==> 08-05 <==
==> flow/design.v <==
module storage(input pclk,input we,input pwrite,input [31:0]paddr,input [31:0]pwdata,input [3:0]pstrb,output reg [31:0]prdata);
  reg [31:0]memory[0:31];
  always @(posedge pclk) begin
    if(we) begin
      		if(pstrb==4'b0) begin
            	memory[paddr[4:0]]<=pwdata;
            end
            else begin
              if (pstrb[0]) memory[paddr[4:0]][7:0]   <= pwdata[7:0];
            	if (pstrb[1]) memory[paddr[4:0]][15:8]  <= pwdata[15:8];
           		if (pstrb[2]) memory[paddr[4:0]][23:16] <= pwdata[23:16];
            	if (pstrb[3]) memory[paddr[4:0]][31:24] <= pwdata[31:24];
            end
    end
  end
  always @(*) begin
    if(pwrite) prdata=32'b0;
    else prdata=memory[paddr[4:0]];
  end
endmodule
module apb_slave( 
    input pclk,
    input psel,
    input penable,
    input preset, 
    input [31:0]paddr,
    input pwrite,
    input [2:0]pprot,
    input [31:0]pwdata,
    input [3:0]pstrb,
    output reg [31:0]prdata,
    output reg pslverr,
    output reg pready
  );
   reg ready;
   wire [31:0]rdata;
   storage m1(pclk,psel & penable & pwrite,pwrite,paddr,pwdata,pstrb,rdata);
   always @(*) begin
     ready=1'b0;
     if(psel & penable & pwrite) begin
            ready=~pready;
          end
     else if(psel & penable & ~pwrite) begin
            ready=~pready;
          end
     else if( ~penable) begin
            ready=1'b0;
          end
     pslverr=1'b0;
   end
   always @(posedge pclk)begin
     pready<=ready;
     prdata<=rdata;
   end   
 endmodule
module apb_master(
  input pclk, 
  input preset,
  input [31:0]paddr,
  input pwrite,
  input [2:0]pprot,
  input [31:0]pwdata,
  input [3:0]pstrb,
  output  reg[31:0]prdata,
  output pslverr,
  output reg penable,
  output reg [3:0]psel,
  output reg pready
);
  wire [31:0] prdata0,prdata1,prdata2,prdata3;
  wire pslverr0,pslverr1,pslverr2,pslverr3;
  wire pready0,pready1,pready2,pready3;
  apb_slave slave0 (pclk,psel[0],penable,preset,paddr,pwrite,pprot,pwdata,pstrb,prdata0,pslverr0,pready0);
  apb_slave slave1 (pclk,psel[1],penable,preset,paddr,pwrite,pprot,pwdata,pstrb,prdata1,pslverr1,pready1);
  apb_slave slave2 (pclk,psel[2],penable,preset,paddr,pwrite,pprot,pwdata,pstrb,prdata2,pslverr2,pready2);
  apb_slave slave3 (pclk,psel[3],penable,preset,paddr,pwrite,pprot,pwdata,pstrb,prdata3,pslverr3,pready3); 
  assign pslverr=pslverr0|pslverr1|pslverr2|pslverr3;
  reg [1:0]state,nextstate;
  parameter idle=2'b0,setup=2'd1,access=2'd2;
  always@(posedge pclk)begin
      if(~preset) state<=idle;
      else state<=nextstate;
  end
  always @(*) begin
    nextstate=idle;
    penable=1'b0;
    case (state)
      idle : begin
        penable=1'b0;
        if(|paddr) nextstate=setup;
        else nextstate=idle;
      end
      setup : begin
        penable=1'b0;
        if(|paddr) nextstate=access;
        else nextstate=idle;
      end
      access:  begin
        penable=1'b1;
        if ( (paddr!=4'b0) && (pready==1'b1)) nextstate=setup;
        else if( (paddr==4'b0) && (pready==1'b1)) nextstate=idle;
        else nextstate=access;
      end
       default nextstate=idle;
    endcase
    case (paddr[31:30])
        2'b00 : begin
                psel=4'b0001;
                prdata=prdata0;
                end
        2'b01 : begin
                psel=4'b0010;
                prdata=prdata1;
                end
        2'b10 : begin
                psel=4'b0100;
                prdata=prdata2;
                end
        2'b11 : begin
                psel=4'b1000;
                prdata=prdata3;
                end
    endcase
    pready=pready0|pready1|pready2|pready3;
  end
endmodule
==> flow/run.sh <==
#!/bin/bash
# the make line also repeats each setting of config.mk as NAME=value (left out here)
make -C /OpenROAD-flow-scripts/flow DESIGN_CONFIG=/design/flow/config.mk WORK_HOME=/design/flow/orfs CLKGATE_MAP_FILE= finish
==> flow/config.mk <==
export PLATFORM = sky130hd
export DESIGN_NAME = apb_master
export DESIGN_NICKNAME = apb_master
export VERILOG_FILES = /design/flow/design.v
export SDC_FILE = /design/flow/constraint.sdc
export NUM_CORES = 4
export LEC_CHECK = 0
export CAP_MARGIN = 25
export CORE_ASPECT_RATIO = 0.65
export CORE_MARGIN = 2
export CORE_UTILIZATION = 72
export CTS_CLUSTER_SIZE = 63
export PLACE_DENSITY = 0.41
export SETUP_SLACK_MARGIN = 0.91
export SLEW_MARGIN = 15
==> flow/constraint.sdc <==
create_clock -name core_clock -period 3.09 [get_ports {pclk}]
set_input_delay 0.6180 -clock core_clock [delete_from_list [all_inputs] [get_ports {pclk}]]
set_output_delay 0.6180 -clock core_clock [all_outputs]
set_load 0.01 [all_outputs]
==> 09-09: changes against 08-05 <==
CAP_MARGIN = 20   (was 25)
CORE_ASPECT_RATIO = 0.5   (was 0.65)
CTS_CLUSTER_DIAMETER = 400   (was unset)
CTS_CLUSTER_SIZE = unset   (was 63)
PLACE_DENSITY = 0.6   (was 0.41)
SETUP_SLACK_MARGIN = 0.89   (was 0.91)
SLEW_MARGIN = 20   (was 15)
==> 08-10: changes against 08-05 <==
CAP_MARGIN = 20   (was 25)
CORE_ASPECT_RATIO = unset   (was 0.65)
CTS_CLUSTER_DIAMETER = 378   (was unset)
CTS_CLUSTER_SIZE = 20   (was 63)
PLACE_DENSITY = unset   (was 0.41)
PLACE_DENSITY_LB_ADDON = 0.0   (was unset)
SLEW_MARGIN = 20   (was 15)
==> flow/constraint.sdc (replaced) <==
create_clock -name core_clock -period 3.13 [get_ports {pclk}]
set_input_delay 0.6260 -clock core_clock [delete_from_list [all_inputs] [get_ports {pclk}]]
set_output_delay 0.6260 -clock core_clock [all_outputs]
set_load 0.01 [all_outputs]
==> 12-19: changes against 08-05 <==
CAP_MARGIN = 20   (was 25)
CORE_ASPECT_RATIO = unset   (was 0.65)
CORE_UTILIZATION = 66   (was 72)
CTS_CLUSTER_SIZE = 98   (was 63)
PLACE_DENSITY = 0.37   (was 0.41)
SETUP_SLACK_MARGIN = unset   (was 0.91)
SLEW_MARGIN = 20   (was 15)
TNS_END_PERCENT = 10   (was unset)
==> flow/constraint.sdc (replaced) <==
create_clock -name core_clock -period 4.73 [get_ports {pclk}]
set_input_delay 0.9460 -clock core_clock [delete_from_list [all_inputs] [get_ports {pclk}]]
set_output_delay 0.9460 -clock core_clock [all_outputs]
set_load 0.01 [all_outputs]
==> notes <==
The lowest non-clock buffer count belongs to 12-19, the highest to 08-05.
In 08-10 the clock skew is lower than in 09-09, by 0.0057 ns.
The lowest hold slack belongs to 08-05, the highest to 12-19.
Die area, highest first: 12-19, 09-09, 08-05, 08-10.
Clock power, lowest first: 08-10, 12-19, 09-09, 08-05.
The lowest design area belongs to 12-19, the highest to 08-05.
==> figures <==
| quantity | 12-19 | 08-05 | 08-10 | 09-09 |
|---|---|---|---|---|
| Length of routed met2 wiring | 196 mm | 196 mm | 199 mm | 191 mm |
| Slowest cell on crit path | clkdlybuf4s50_1 | mux4_2 | mux4_2 | mux4_2 |
| Overall die width | 497 um | 590 um | 476 um | 672 um |
| Status | complete, no violations | complete, no violations | complete, no violations | complete, no violations |
| Fraction of area in multi-input gates | 17.9% | 18.7% | 19.4% | 19.1% |
| Worst Clk Skew | 0.0440 ns | 0.0391 ns | 0.0264 ns | 0.0320 ns |
| Maximum fanout encountered on the critical timing path | 21 | 1 | 1 | 1 |
| Critical Path End | prdata[10] | prdata[1] | prdata[23] | prdata[29] |
| Final area over synthesized area | 1.137x | 1.177x | 1.143x | 1.159x |
| Number of buffer and inverter stages on the critical path | 3 | 1 | 1 | 1 |
| Comb. pwr | 3.34 mW | 5.96 mW | 5.66 mW | 5.69 mW |
| Number of buffers on the longest clock path | 4 | 4 | 3 | 4 |
| Routed metal-1 wirelength | 164 mm | 165 mm | 153 mm | 160 mm |
| Clk_buf instances | 547 | 473 | 404 | 474 |

* * *

==> v33: inputs <==
Starts from the design.v that is shown in full above.
clock: 3.09 ns
lec_check: 0
cap_margin: 10
core_aspect_ratio: 0.92
core_margin: 2
core_utilization: 72
cts_cluster_size: 13
place_density: 0.41
setup_slack_margin: 0.61
slew_margin: 35
run.sh (not shown) runs the stock make flow with config.mk's settings and CLKGATE_MAP_FILE=.
==> inputs of v12, as changes to v33 <==
- CAP_MARGIN: 10 -> 20
- CORE_ASPECT_RATIO: 0.92 -> default
- CORE_UTILIZATION: 72 -> 45
- CTS_CLUSTER_SIZE: 13 -> default
- PLACE_DENSITY: 0.41 -> 0.6
- SETUP_SLACK_MARGIN: 0.61 -> default
- SLEW_MARGIN: 35 -> 20
==> flow/constraint.sdc (replaced) <==
create_clock -name core_clock -period 8.0 [get_ports {pclk}]
set_input_delay 1.6000 -clock core_clock [delete_from_list [all_inputs] [get_ports {pclk}]]
set_output_delay 1.6000 -clock core_clock [all_outputs]
set_load 0.01 [all_outputs]
==> inputs of v29, as changes to v33 <==
- ABC_AREA: default -> 1
- CAP_MARGIN: 10 -> 20
- CELL_PAD_IN_SITES_DETAIL_PLACEMENT: default -> 2
- CELL_PAD_IN_SITES_GLOBAL_PLACEMENT: default -> 1
- CORE_ASPECT_RATIO: 0.92 -> default
- CORE_UTILIZATION: 72 -> 40
- CTS_CLUSTER_SIZE: 13 -> default
- GPL_TIMING_DRIVEN: default -> 0
- HOLD_SLACK_MARGIN: default -> 0.28
- MAX_ROUTING_LAYER: default -> met4
- PLACE_DENSITY: 0.41 -> default
- SETUP_SLACK_MARGIN: 0.61 -> default
- SLEW_MARGIN: 35 -> 20
==> flow/constraint.sdc (replaced) <==
create_clock -name core_clock -period 8.0 [get_ports {pclk}]
set_input_delay 1.6000 -clock core_clock [delete_from_list [all_inputs] [get_ports {pclk}]]
set_output_delay 1.6000 -clock core_clock [all_outputs]
set_load 0.01 [all_outputs]
==> inputs of v8, as changes to v33 <==
- CAP_MARGIN: 10 -> 0
- SETUP_SLACK_MARGIN: 0.61 -> 0.78
==> ds_physical_params.txt <==
Characteristics after synthesis and place and route

Parameter                              Value

Run status
  Run status  timing/DRC/antenna clean

Finish
  Comb/total area    17.4%
  Final-layout clock buffer total    around 620
  Proportion of final cell area spent on non-clock buffers    under 10%

Place
  Final HPWL from detailed placement    271000 um
  Post-Place Worst Slack    -0.186 ns

Die
  Area inside the core boundary    222000 um2
  Std-Cell Rows    ~170

Setup path
  Highest cell delay on the worst timing path    roughly 0.64 ns

Detailed routing
  Total detailed-routing wirelength    ~430000 um
[end of results for v33]
==> ds_physical_params.txt <==
Characteristics after synthesis and place and route

Parameter                              Value

Finish
  Proportion of final cell area spent on non-clock buffers    ~1.4%

Run status
  Run status  timing/DRC/antenna clean

Setup path
  Highest cell delay on the worst timing path    around 0.77 ns

Place
  Final HPWL from detailed placement    between 200000 and 300000 um
  Post-Place Worst Slack    2.09 ns

Detailed routing
  Total detailed-routing wirelength    ~420000 um

Die
  Std-Cell Rows    219
  Area inside the core boundary    between 300000 and 400000 um2

Synth
  Primary FF master, synth    sky130_fd_sc_hd__edfxtp_1
[end of results for v12]
==> ds_physical_params.txt <==
Characteristics after synthesis and place and route

Parameter                              Value

Die
  Area inside the core boundary    around 430000 um2
  Std-Cell Rows    242

Place
  Final HPWL from detailed placement    538000 um
  Post-Place Worst Slack    about 0.96 ns

Run status
  Run status  timing/DRC/antenna clean

Finish
  Proportion of final cell area spent on non-clock buffers    3.82%

Detailed routing
  Total number of vias    130204

Setup path
  Max Fanout on Critical Path    10
  Kind of critical path    primary input to primary output

Worst hold path
  Hold path cells    1
[end of results for v29]
==> ds_physical_params.txt <==
Characteristics after synthesis and place and route

Parameter                              Value

Place
  Final HPWL from detailed placement    263000 um

Finish
  Proportion of final cell area spent on non-clock buffers    under 10%
  Final-layout clock buffer total    roughly 600

Die
  Area inside the core boundary    about 220000 um2
  Std-Cell Rows    around 170

Run status
  Run status  timing/DRC/antenna clean

Setup path
  Highest cell delay on the worst timing path    slightly above 0.6 ns
[end of results for v8]
Power figures rest on the tool's default switching activity, not on a simulated workload.
